exp/xenon:
==> flow/design.v (excerpt) <==
module spi_host #
	(
		parameter C_S_AXIS_TDATA_WIDTH = 32,
		parameter integer C_S_AXI_DATA_WIDTH	= 32,
		parameter integer C_S_AXI_ADDR_WIDTH	= 8,
		parameter integer SPI_CS_WIDTH	= 16
	) (
	input spi_clk_i,
	output spi_clk_o,
	output spi_clk_t,
	input spi_mosi_i,
	output spi_mosi_o,
	output spi_mosi_t,
	input spi_miso_i,
	output spi_miso_o,
	output spi_miso_t,
	input [SPI_CS_WIDTH - 1:0]spi_cs_i,
	output [SPI_CS_WIDTH - 1:0]spi_cs_o,
	output [SPI_CS_WIDTH - 1:0]spi_cs_t,
	input  s_axi_aclk,
	input  s_axi_aresetn,
	input [C_S_AXI_ADDR_WIDTH-1 : 0] s_axi_awaddr,
	input  s_axi_awvalid,
	output  s_axi_awready,
	input [C_S_AXI_DATA_WIDTH-1 : 0] s_axi_wdata,
	input  s_axi_wvalid,
	output  s_axi_wready,
	output [1 : 0] s_axi_bresp,
	output  s_axi_bvalid,
	input  s_axi_bready,
	input [C_S_AXI_ADDR_WIDTH-1 : 0] s_axi_araddr,
	input  s_axi_arvalid,
	output  s_axi_arready,
	output [C_S_AXI_DATA_WIDTH-1 : 0] s_axi_rdata,
	output [1 : 0] s_axi_rresp,
	output  s_axi_rvalid,
	input  s_axi_rready,
	output  s_axis_tready,
	input [C_S_AXIS_TDATA_WIDTH-1 : 0] s_axis_tdata,
	input  s_axis_tlast,
	input  s_axis_tvalid,
	input  m_axis_tready,
	output [C_S_AXIS_TDATA_WIDTH-1 : 0] m_axis_tdata,
	output  m_axis_tlast,
	output  m_axis_tvalid
);
==> flow/config.mk <==
export PLATFORM = sky130hd
export DESIGN_NAME = spi_host
export DESIGN_NICKNAME = spi_host
export VERILOG_FILES = /design/flow/design.v
export SDC_FILE = /design/flow/constraint.sdc
export NUM_CORES = 4
export LEC_CHECK = 0
export CAP_MARGIN = 0
export CORE_MARGIN = 2
export CORE_UTILIZATION = 71
export CTS_CLUSTER_DIAMETER = 47
export CTS_CLUSTER_SIZE = 27
export GPL_ROUTABILITY_DRIVEN = 1
export MAX_ROUTING_LAYER = met4
export PLACE_DENSITY = 0.66
export SETUP_SLACK_MARGIN = 0.69
export SLEW_MARGIN = 20
==> flow/constraint.sdc <==
create_clock -name core_clock -period 4.3 [get_ports {s_axi_aclk}]
set_input_delay 0.8600 -clock core_clock [delete_from_list [all_inputs] [get_ports {s_axi_aclk}]]
set_output_delay 0.8600 -clock core_clock [all_outputs]
set_load 0.01 [all_outputs]
run.sh (not shown) runs the stock make flow with config.mk's settings and CLKGATE_MAP_FILE=.
Edits applied to the flow inputs when going from exp/xenon to exp/maple:
- changing CORE_UTILIZATION from 71 to 42
- changing SETUP_SLACK_MARGIN from 0.69 to 1.19
- changing CAP_MARGIN from 0 to 20
- removing CTS_CLUSTER_DIAMETER (formerly 47)
- setting PLACE_DENSITY_LB_ADDON to 0.09 for the first time
- removing PLACE_DENSITY (formerly 0.66)
- changing the clock period (ns, I/O delays scaled along) from 4.3 to 11.4
[summary]
Against exp/xenon, die area in exp/maple rose by more than half.
exp/maple against exp/xenon: post-route cell area now sits lower, clock-buffer cell count has increased.
exp/maple improves on exp/xenon in wire length.
Of exp/xenon and exp/maple, the higher multi-input gate share of the layout cell area belongs to exp/xenon.
[compare] base=exp/xenon new=exp/maple: slew at the pin closest to its max-slew limit went up by 0.017 ns, number of H-tree levels was more or less identical.
in2async as the path type of the worst min-delay path was reported by exp/xenon, and reg2reg by exp/maple.
Power share of the clock group for exp/maple is higher than for exp/xenon.
Of the two values seen for highest-delay cell along the critical path, sky130_fd_sc_hd__a211oi_2 was produced by exp/maple and sky130_fd_sc_hd__clkdlybuf4s50_1 by exp/xenon.
Diff exp/xenon -> exp/maple | die outline width | up by more than a quarter
From exp/xenon to exp/maple the numbers moved as follows: weighted congestion at the end of routability-driven global placement decreased about 8%; clock buffer count from CTS increased 2.
Input changes introduced in exp/onyx (baseline for comparison: exp/maple):
- a deleted GPL_ROUTABILITY_DRIVEN that had been 1
- a change of CTS_CLUSTER_SIZE from 27 to 25
- a deleted MAX_ROUTING_LAYER that had been met4
- a deleted SETUP_SLACK_MARGIN that had been 1.19
- a change of CORE_UTILIZATION from 42 to 72
- a deleted PLACE_DENSITY_LB_ADDON that had been 0.09
- a change of the clock period (ns, I/O delays scaled along) from 11.4 to 4.27
- exp/onyx finished all stages; layout check result: FAIL, due to negative setup slack.
- Measured against exp/onyx, the horizontal die dimension of exp/maple comes out at 1.3 times the reference value.
- Going from exp/maple to exp/onyx, register-to-register slack has decreased; number of vias after detailed routing increased by 2217 relative to the old numbers; clock-buffer cell count lost 1.
- Looking at power dissipated in the clock network, exp/onyx sits 150% above exp/maple.
- Of exp/onyx and exp/maple, the lower met1 usage belongs to exp/maple.
- The cell with the largest stage delay on the worst path comes out sky130_fd_sc_hd__a211oi_2 in one run and sky130_fd_sc_hd__clkdlybuf4s50_1 in the other, namely in exp/maple and exp/onyx respectively.
- exp/onyx vs. exp/maple: total placed instance area has remained practically unchanged; final cell area excluding filler cells has remained practically unchanged; setup slack has decreased; largest net degree at the start of global routing has increased.
- On sequential share of layout area, exp/onyx and exp/maple are basically level.
No activity file was given, so power comes from the tool's default toggle rates.
